==> branch ember: inputs <==
==> flow/design.v <==
module DECODER(
input  wire [3:2] ALU_FUN,
output reg Arith_Enable,
output reg Logic_Enable,
output reg CMP_Enable, 
output reg Shift_Enable
);
always @(*)
   begin
     Arith_Enable   = 1'b0;
	 Logic_Enable = 1'b0;
	 CMP_Enable   = 1'b0;
	 Shift_Enable = 1'b0;
     case(ALU_FUN)
	     2'b00 : Arith_Enable = 1'b1;
	     2'b01 : Logic_Enable = 1'b1;
	     2'b10 : CMP_Enable   = 1'b1;
	     2'b11 : Shift_Enable = 1'b1;
	  endcase
   end 
 endmodule
module ARITHMETIC_UNIT #(parameter width = 16 , Arith_width = width + width )(
input wire signed [width-1:0] A,
input wire signed [width-1:0] B, 
input wire [1:0] ALU_FUN,
input wire Arith_Enable,
input wire CLK,
input wire RST,
output reg signed [Arith_width-1:0] Arith_OUT,
output reg        Carry_OUT,
output reg        Arith_Flag
);
reg [Arith_width-1:0] Arith_OUT0;
reg                   Carry_OUT0;
reg                   Arith_Flag0;
always @(posedge CLK, negedge RST)
  begin 
    if(!RST)
	 begin
	    Arith_OUT <= 'b0;
		Carry_OUT <= 16'b0;
		Arith_Flag<= 1'b0;
	 end
	else
	 begin
	    Arith_OUT <= Arith_OUT0;
		if(Arith_Enable)
		  Carry_OUT <= Carry_OUT0;
		Arith_Flag<= Arith_Flag0;
	 end
  end
always @(*)
  begin
     if(Arith_Enable)
	 begin
	     Arith_Flag0 = 1'b1;
	     case(ALU_FUN)
		     2'b00 : {Carry_OUT0,Arith_OUT0} = A+B;
			 2'b01 : {Carry_OUT0,Arith_OUT0} = A-B;
			 2'b10 : {Carry_OUT0,Arith_OUT0} = A*B;
			 2'b11 : {Carry_OUT0,Arith_OUT0} = (B == 0) ? 1'sb0 : A/B;
		  endcase
	 end
	 else
	   begin
	     Arith_OUT0  = 'b0;
		 Carry_OUT0  = 1'b0;
		 Arith_Flag0 = 1'b0;
	   end
  end
endmodule
module LOGIC_UNIT #(parameter width = 16 , Logic_width = width)(
input wire  [width-1:0] A,
input wire  [width-1:0] B, 
input wire [1:0] ALU_FUN,
input wire Logic_Enable,
input wire CLK,
input wire RST,
output reg [Logic_width-1:0] Logic_OUT,
output reg         Logic_Flag
);
reg [Logic_width-1:0] Logic_OUT0; 
reg                   Logic_Flag0 ;
always @(posedge CLK, negedge RST)
  begin
    if(!RST)
	 begin
	    Logic_OUT <= 'b0;
		Logic_Flag<= 1'b0;
	 end
	else
	 begin
	  Logic_OUT <= Logic_OUT0;
		Logic_Flag<= Logic_Flag0;
	 end
  end
always @(*)
  begin
     if(Logic_Enable)
	 begin
	     Logic_Flag0 = 1'b1;
	     case(ALU_FUN)
		   2'b00 : Logic_OUT0 = A&B;
			 2'b01 : Logic_OUT0 = A|B;
			 2'b10 : Logic_OUT0 = ~(A&B);
			 2'b11 : Logic_OUT0 = ~(A|B);
		  endcase
	 end
	 else
	   begin
	     Logic_OUT0  = 'b0;
		 Logic_Flag0 = 1'b0;
	   end
  end
endmodule
module CMP_UNIT #(parameter width = 16 , CMP_width   = width )(
input wire  [width-1:0] A,
input wire  [width-1:0] B, 
input wire [1:0] ALU_FUN,
input wire CMP_Enable,
input wire CLK,
input wire RST,
output reg [CMP_width-1:0] CMP_OUT,
output reg         CMP_Flag
);
reg [CMP_width-1:0] CMP_OUT0;
reg                 CMP_Flag0 ;
reg [CMP_width-1:0] EQ ;
reg [CMP_width-1:0] GR ; 
reg [CMP_width-1:0] LW;
always @(posedge CLK , negedge RST)
  begin
    if(!RST)
	 begin
	    CMP_OUT <= 'b0;
		CMP_Flag<= 1'b0;
	 end
	else
	 begin
	    CMP_OUT <= CMP_OUT0;
		CMP_Flag<= CMP_Flag0;
	 end
  end
always @(*)
  begin
     if(A==B)
       EQ ='b1;
     else 
       EQ ='b0;
     if(A>B)
       GR ='b10;
     else 
       GR ='b0;
     if(A<B)
       LW ='b11;
     else 
       LW ='b0;
     if(CMP_Enable)
	   begin
	     CMP_Flag0 = 1'b1;
	     case(ALU_FUN)
		     2'b00 : CMP_OUT0 = 'b0;
			 2'b01 : CMP_OUT0 = EQ;
			 2'b10 : CMP_OUT0 = GR;
			 2'b11 : CMP_OUT0 = LW;
		  endcase
	   end
	 else
	   begin
	     CMP_OUT0  = 'b0;
		 CMP_Flag0 = 1'b0;
	   end
  end
endmodule
module SHIFT_UNIT #(parameter width = 16 , Shift_width = width)(
input wire  [width-1:0] A,
input wire  [width-1:0] B, 
input wire [1:0] ALU_FUN,
input wire Shift_Enable,
input wire CLK,
input wire RST,
output reg [Shift_width-1:0] Shift_OUT,
output reg         Shift_Flag
);
reg [Shift_width-1:0] Shift_OUT0;
reg                   Shift_Flag0 ;
always @(posedge CLK, negedge RST)
  begin
    if(!RST)
	 begin
	    Shift_OUT <= 'b0;
		Shift_Flag<= 1'b0;
	 end
	else
	 begin
	    Shift_OUT <= Shift_OUT0;
		Shift_Flag<= Shift_Flag0;
	 end
  end
always @(*)
  begin
     if(Shift_Enable)
	 begin
	     Shift_Flag0 = 1'b1;
	     case(ALU_FUN)
		     2'b00 : Shift_OUT0 = A>>1'b1;
			 2'b01 : Shift_OUT0 = A<<1'b1;
			 2'b10 : Shift_OUT0 = B>>1'b1;
			 2'b11 : Shift_OUT0 = B<<1'b1;
		  endcase
	 end
	 else
	   begin
	     Shift_OUT0  = 'b0;
		 Shift_Flag0 = 1'b0;
	   end
  end
endmodule
module ALU_Top #(parameter width = 16 ,
                   Arith_width = width + width ,
                   Logic_width = width,	
                   CMP_width   = width,
                   Shift_width = width)(
input wire [width-1:0] A,
input wire [width-1:0] B,
input wire CLK,
input wire RST,
input wire [3:0] ALU_FUN,
output wire [Arith_width-1:0]  Arith_OUT,
output wire                    Carry_OUT,
output wire                    Arith_Flag,
output wire [Logic_width-1:0]  Logic_OUT,  
output wire                    Logic_Flag,
output wire [CMP_width-1:0]    CMP_OUT,    
output wire                    CMP_Flag,
output wire [Shift_width-1:0]  Shift_OUT,
output wire                    Shift_Flag
);
wire Arith_Enable ,Logic_Enable , CMP_Enable , Shift_Enable;
DECODER u_decoder(
.ALU_FUN(ALU_FUN[3:2]),
.Arith_Enable(Arith_Enable),
.Logic_Enable(Logic_Enable),
.CMP_Enable(CMP_Enable),
.Shift_Enable(Shift_Enable)
);
ARITHMETIC_UNIT #(.width(width),.Arith_width(Arith_width)) u_arithmatic(
.A(A),
.B(B),
.ALU_FUN(ALU_FUN[1:0]),
.CLK(CLK),
.RST(RST),
.Arith_Enable(Arith_Enable),
.Arith_OUT(Arith_OUT),
.Carry_OUT(Carry_OUT),
.Arith_Flag(Arith_Flag)
);
LOGIC_UNIT #(.width(width),.Logic_width(Logic_width)) u_logic(
.A(A),
.B(B),
.ALU_FUN(ALU_FUN[1:0]),
.CLK(CLK),
.RST(RST),
.Logic_Enable(Logic_Enable),
.Logic_OUT(Logic_OUT),
.Logic_Flag(Logic_Flag)
);
CMP_UNIT #(.width(width),.CMP_width(CMP_width)) u_cmp(
.A(A),
.B(B),
.ALU_FUN(ALU_FUN[1:0]),
.CLK(CLK),
.RST(RST),
.CMP_Enable(CMP_Enable),
.CMP_OUT(CMP_OUT),
.CMP_Flag(CMP_Flag)
);
SHIFT_UNIT #(.width(width),.Shift_width(Shift_width)) u_shift(
.A(A),
.B(B),
.ALU_FUN(ALU_FUN[1:0]),
.CLK(CLK),
.RST(RST),
.Shift_Enable(Shift_Enable),
.Shift_OUT(Shift_OUT),
.Shift_Flag(Shift_Flag)
);
endmodule
==> flow/run.sh <==
#!/bin/bash
# the make line also repeats each setting of config.mk as NAME=value (left out here)
make -C /OpenROAD-flow-scripts/flow DESIGN_CONFIG=/design/flow/config.mk WORK_HOME=/design/flow/orfs CLKGATE_MAP_FILE= finish
==> flow/config.mk <==
export PLATFORM = sky130hd
export DESIGN_NAME = ALU_Top
export DESIGN_NICKNAME = ALU_Top
export VERILOG_FILES = /design/flow/design.v
export SDC_FILE = /design/flow/constraint.sdc
export NUM_CORES = 4
export LEC_CHECK = 0
export ABC_AREA = 1
export CAP_MARGIN = 0
export CELL_PAD_IN_SITES_DETAIL_PLACEMENT = 1
export CORE_ASPECT_RATIO = 1.35
export CORE_MARGIN = 10
export CORE_UTILIZATION = 18
export CTS_CLUSTER_DIAMETER = 388
export CTS_CLUSTER_SIZE = 99
export GPL_TIMING_DRIVEN = 1
export MAX_ROUTING_LAYER = met4
export MIN_ROUTING_LAYER = met2
export PLACE_DENSITY_LB_ADDON = 0.08
export SETUP_SLACK_MARGIN = 5.0
export SLEW_MARGIN = 20
export TNS_END_PERCENT = 55
==> flow/constraint.sdc <==
create_clock -name core_clock -period 154.0 [get_ports {CLK}]
set_input_delay 30.8000 -clock core_clock [delete_from_list [all_inputs] [get_ports {CLK}]]
set_output_delay 30.8000 -clock core_clock [all_outputs]
set_load 0.01 [all_outputs]
==> branch indigo: changes against branch ember <==
- ABC_AREA: 1 -> unset
- CAP_MARGIN: 0 -> 20
- CELL_PAD_IN_SITES_GLOBAL_PLACEMENT: unset -> 2
- CORE_ASPECT_RATIO: 1.35 -> unset
- CORE_UTILIZATION: 18 -> 40
- CTS_CLUSTER_DIAMETER: 388 -> unset
- CTS_CLUSTER_SIZE: 99 -> 30
- GPL_TIMING_DRIVEN: 1 -> 0
- MAX_ROUTING_LAYER: met4 -> unset
- MIN_ROUTING_LAYER: met2 -> unset
- PLACE_DENSITY_LB_ADDON: 0.08 -> unset
- SETUP_SLACK_MARGIN: 5.0 -> unset
- TNS_END_PERCENT: 55 -> unset
==> flow/constraint.sdc (replaced) <==
create_clock -name core_clock -period 95.0 [get_ports {CLK}]
set_input_delay 19.0000 -clock core_clock [delete_from_list [all_inputs] [get_ports {CLK}]]
set_output_delay 19.0000 -clock core_clock [all_outputs]
set_load 0.01 [all_outputs]
==> results <==
Against branch ember, the synthesized cell count of branch indigo is smaller by 10%.
In branch ember the synthesized area is smaller than in branch indigo, by 3.3%.
Final cell count: branch ember is higher than branch indigo (about 27%).
Between branch indigo and branch ember, the lower first-iteration DRC count is in branch indigo (gap about 46%, measured against branch ember).
In branch indigo the core utilization is higher than in branch ember, by 27 points.
Of branch indigo and branch ember, branch indigo has the higher global-route usage (gap 7.3 points).
Worst setup slack: branch ember is better than branch indigo (30 ns).
In branch indigo the worst hold slack is better than in branch ember, by 0.068 ns.
Non-clock buffer count: branch ember is lower than branch indigo (316).
Of branch ember and branch indigo, branch ember has the higher register-to-register slack (gap 59 ns).
==> figures <==
metric                                                                        branch ember          branch indigo
Highest fanout seen on the critical path                                                41                     15
Routed len/inst                                                                    20.1 um                26.2 um
Multi-input combinational cell area                                             37,800 um2             44,700 um2
Iteration tally of the first detailed-router pass                                        7                      6
Data buffer area share                                                              0.0345                 0.0774
Fp util                                                                              0.181                  0.404
Number of ordinary inverters in the final layout                                     1,262                    497
Well-Tap Cells                                                                       3,317                  1,512
Vias in the first global route                                                      72,662                 50,898
Number of standard cells in the final layout excluding fillers                      10,512                  8,278
Global-route met1 utilization                                                            0                  0.428
Status                                                    no timing/DRC/antenna violations  no timing/DRC/antenna violations
Clock distribution area overhead in the final layout                               0.00713                0.00543
Met3 track demand over resource in global routing                                    0.321                 0.0328
Post-CTS resize count                                                                    0                    464
Standard cell core area                                                        247,000 um2            115,000 um2
CP dominant cell by count                                         sky130_fd_sc_hd__nand2_1  sky130_fd_sc_hd__ha_1
Top-count cell post-synth                                         sky130_fd_sc_hd__nand2_1  sky130_fd_sc_hd__ha_1
Final net count                                                                      8,166                  7,756
Layout area overhead                                                                 13.0%                  18.2%
Final weighted congestion of routability-driven global placement                     0.890                  0.971
Antenna cell count                                                                      21                      2
